== exp/raven ==
// cardinal_router
module cardinal_router 
#(
    parameter PACKET_SIZE = 64
)
(
    input clk, reset,                     
    output polarity,
    input cwsi,                          
    output cwri,                         
    input [PACKET_SIZE - 1:0] cwdi,      
    input ccwsi,                         
    output ccwri,                        
    input [PACKET_SIZE - 1:0] ccwdi,     
    input pesi,                          
    output peri,                         
    input [PACKET_SIZE - 1:0] pedi,      
    output cwso,                         
    input cwro,                          
    output [PACKET_SIZE - 1:0] cwdo,     
    output ccwso,                        
    input ccwro,                         
    output [PACKET_SIZE - 1:0] ccwdo,    
    output peso,                         
    input pero,                          
    output [PACKET_SIZE - 1:0] pedo      
);
Size in the first run: ~780 flip-flops, about 400 I/O pins, ~0.036 mm^2 of cells after synthesis.
clock: 1.65 ns
lec_check: 0
abc_area: 1
cap_margin: 0
core_margin: 2
core_utilization: 70
cts_cluster_size: 50
hold_slack_margin: 0.29
setup_slack_margin: 0.48
slew_margin: 20
run.sh (not shown) runs the stock make flow with config.mk's settings and CLKGATE_MAP_FILE=.
Stage in which a tool error killed exp/raven: global routing.
#### Input delta (exp/delta over exp/raven)
- SETUP_SLACK_MARGIN removed (was 0.48)
- CTS_CLUSTER_SIZE removed (was 50)
- CORE_UTILIZATION changed from 70 to 40
- CAP_MARGIN changed from 0 to 20
- ABC_AREA removed (was 1)
- HOLD_SLACK_MARGIN removed (was 0.29)
- the clock period (ns, I/O delays scaled along) changed from 1.65 to 4.0
- exp/delta: PASS, flow complete, no timing, DRC or antenna violations
- Diff exp/raven -> exp/delta: number of setup buffers added after CTS went down; height of the die went up; chip area estimate from yosys synthesis went down; share of synthesized cell area in and, or, nand and nor gates went down.
Here is what was changed in the inputs of exp/juniper compared with exp/delta.
- an added CTS_CLUSTER_SIZE of 50
- a change of CORE_UTILIZATION from 40 to 66
- a change of the clock period (ns, I/O delays scaled along) from 4.0 to 2.1
### Flow results
exp/delta and exp/juniper: one clean run, exp/delta; the rest did not finish clean. Run status, exp/juniper: aborted in global routing, error ODB-0269. Number of different library cells in the post-synthesis netlist: exp/delta vs exp/juniper identical. Going from exp/delta to exp/juniper, the number of CTS-inserted buffers was found to have gone down by 8.2%. Looking at number of resized instances in the post-cts repair step, exp/juniper sits 859 higher than exp/delta does. From exp/juniper to exp/delta, fraction of synthesis flops using an asynchronous set or reset pin did not move at all. Delta (exp/juniper minus exp/delta): routability congestion estimate rose by 19%; die boundary height fell by about 22%. Compared with exp/delta, instance area after placement in exp/juniper increased by a few percent.
Input changes introduced in exp/fjord (baseline for comparison: exp/juniper):
- swapping 66 for 70 in CORE_UTILIZATION
- swapping 50 for 37 in CTS_CLUSTER_SIZE
- swapping 2.1 for 2.63 in the clock period (ns, I/O delays scaled along)
Results
In exp/fjord the implementation ran to completion but is not tape-out ready, as the final checks report negative setup slack.
Of exp/fjord and exp/juniper, it is exp/fjord that has the higher starting utilization of the core area.
Compared with exp/juniper, in exp/fjord area after detailed placement moved down, global placer's final weighted congestion moved down, cell count after placement moved down, placed wire-length estimate moved down.

========
cardinal_router again, from the RTL that the note above started with.
// cardinal_router
module cardinal_router 
#(
    parameter PACKET_SIZE = 64
)
(
    input clk, reset,                     
    output polarity,
    input cwsi,                          
    output cwri,                         
    input [PACKET_SIZE - 1:0] cwdi,      
    input ccwsi,                         
    output ccwri,                        
    input [PACKET_SIZE - 1:0] ccwdi,     
    input pesi,                          
    output peri,                         
    input [PACKET_SIZE - 1:0] pedi,      
    output cwso,                         
    input cwro,                          
    output [PACKET_SIZE - 1:0] cwdo,     
    output ccwso,                        
    input ccwro,                         
    output [PACKET_SIZE - 1:0] ccwdo,    
    output peso,                         
    input pero,                          
    output [PACKET_SIZE - 1:0] pedo      
);
    wire fullCwi0, fullCwi1, fullCcwi0, fullCcwi1, fullPei0, fullPei1;
    wire emptyCwi0, emptyCwi1, emptyCcwi0, emptyCcwi1, emptyPei0, emptyPei1;
    reg rdEnableCwi0, rdEnableCwi1, rdEnableCcwi0, rdEnableCcwi1, rdEnablePei0, rdEnablePei1;
    reg wrEnableCwi0, wrEnableCwi1, wrEnableCcwi0, wrEnableCcwi1, wrEnablePei0, wrEnablePei1;
    wire [PACKET_SIZE - 1:0] dataCwi0, dataCwi1, dataCcwi0, dataCcwi1, dataPei0, dataPei1;
    bufferDepth1 bufCwi0
    (
        .clk(clk),
        .reset(reset),
        .full(fullCwi0),
        .empty(emptyCwi0),
        .rdEnable(rdEnableCwi0),
        .wrEnable(wrEnableCwi0),
        .dataIn(cwdi),
        .dataOut(dataCwi0)
    );
    bufferDepth1 bufCwi1
    (
        .clk(clk),
        .reset(reset),
        .full(fullCwi1),
        .empty(emptyCwi1),
        .rdEnable(rdEnableCwi1),
        .wrEnable(wrEnableCwi1),
        .dataIn(cwdi),
        .dataOut(dataCwi1)
    );
    bufferDepth1 bufCcwi0
    (
  ...
clock: 1.82 ns
lec_check: 0
abc_area: 1
cap_margin: 0
core_margin: 2
core_utilization: 70
cts_cluster_size: 50
hold_slack_margin: 0.29
setup_slack_margin: 0.54
slew_margin: 20
The starting point died in global routing (5_1_grt) (GRT-0232).
Edit:
ABC_AREA = unset   (was 1)
SETUP_SLACK_MARGIN = unset   (was 0.54)
The changed run ended with an error in global routing (5_1_grt) on DPL-0038.
Synthesized area fell by 9.3%.
Die size fell by 9.1%.
Synthesized cell count fell by about 36%.
Edit:
CAP_MARGIN = 20   (was 0)
CORE_UTILIZATION = 43   (was 70)
CTS_CLUSTER_SIZE = unset   (was 50)
HOLD_SLACK_MARGIN = unset   (was 0.29)
clock period = 3.59 ns   (was 1.82 ns; I/O delays follow)
The new run passed the timing, design-rule and antenna checks.
Die size went up by 62%.
Area after synthesis is unchanged.
Synthesized cell count stays the same.

========
job 103:
Starting RTL as in the previous note.
==> flow/config.mk <==
export PLATFORM = sky130hd
export DESIGN_NAME = cardinal_router
export DESIGN_NICKNAME = cardinal_router
export VERILOG_FILES = /design/flow/design.v
export SDC_FILE = /design/flow/constraint.sdc
export NUM_CORES = 4
export LEC_CHECK = 0
export CAP_MARGIN = 20
export CELL_PAD_IN_SITES_DETAIL_PLACEMENT = 1
export CORE_MARGIN = 2
export CORE_UTILIZATION = 62
export CTS_CLUSTER_DIAMETER = 244
export GPL_ROUTABILITY_DRIVEN = 1
export PLACE_DENSITY = 0.6
export SLEW_MARGIN = 20
==> flow/constraint.sdc <==
create_clock -name core_clock -period 4.66 [get_ports {clk}]
set_input_delay 0.9320 -clock core_clock [delete_from_list [all_inputs] [get_ports {clk}]]
set_output_delay 0.9320 -clock core_clock [all_outputs]
set_load 0.01 [all_outputs]
Job 103 did not finish: a tool error stopped it during 4_1_cts.
--- input diff job 103..job 101 ---
==> flow/config.mk <==
export PLATFORM = sky130hd
export DESIGN_NAME = cardinal_router
export DESIGN_NICKNAME = cardinal_router
export VERILOG_FILES = /design/flow/design.v
export SDC_FILE = /design/flow/constraint.sdc
export NUM_CORES = 4
export LEC_CHECK = 0
export CAP_MARGIN = 20
export CORE_MARGIN = 2
export CORE_UTILIZATION = 59
export SLEW_MARGIN = 20
==> flow/constraint.sdc <==
create_clock -name core_clock -period 2.02 [get_ports {clk}]
set_input_delay 0.4040 -clock core_clock [delete_from_list [all_inputs] [get_ports {clk}]]
set_output_delay 0.4040 -clock core_clock [all_outputs]
set_load 0.01 [all_outputs]
--- outcome ---
Against job 103, job 101 comes in about 5% higher on core area. Worst-case setup slack after placement down 1770 ps in job 101 wrt job 103. Between job 103 and job 101, the flow reports die area increasing by a few percent. The flow for job 101 finished, though final verification flagged negative setup slack. The die extent in y reported for job 101 is greater than that of job 103 by about 2.5%.
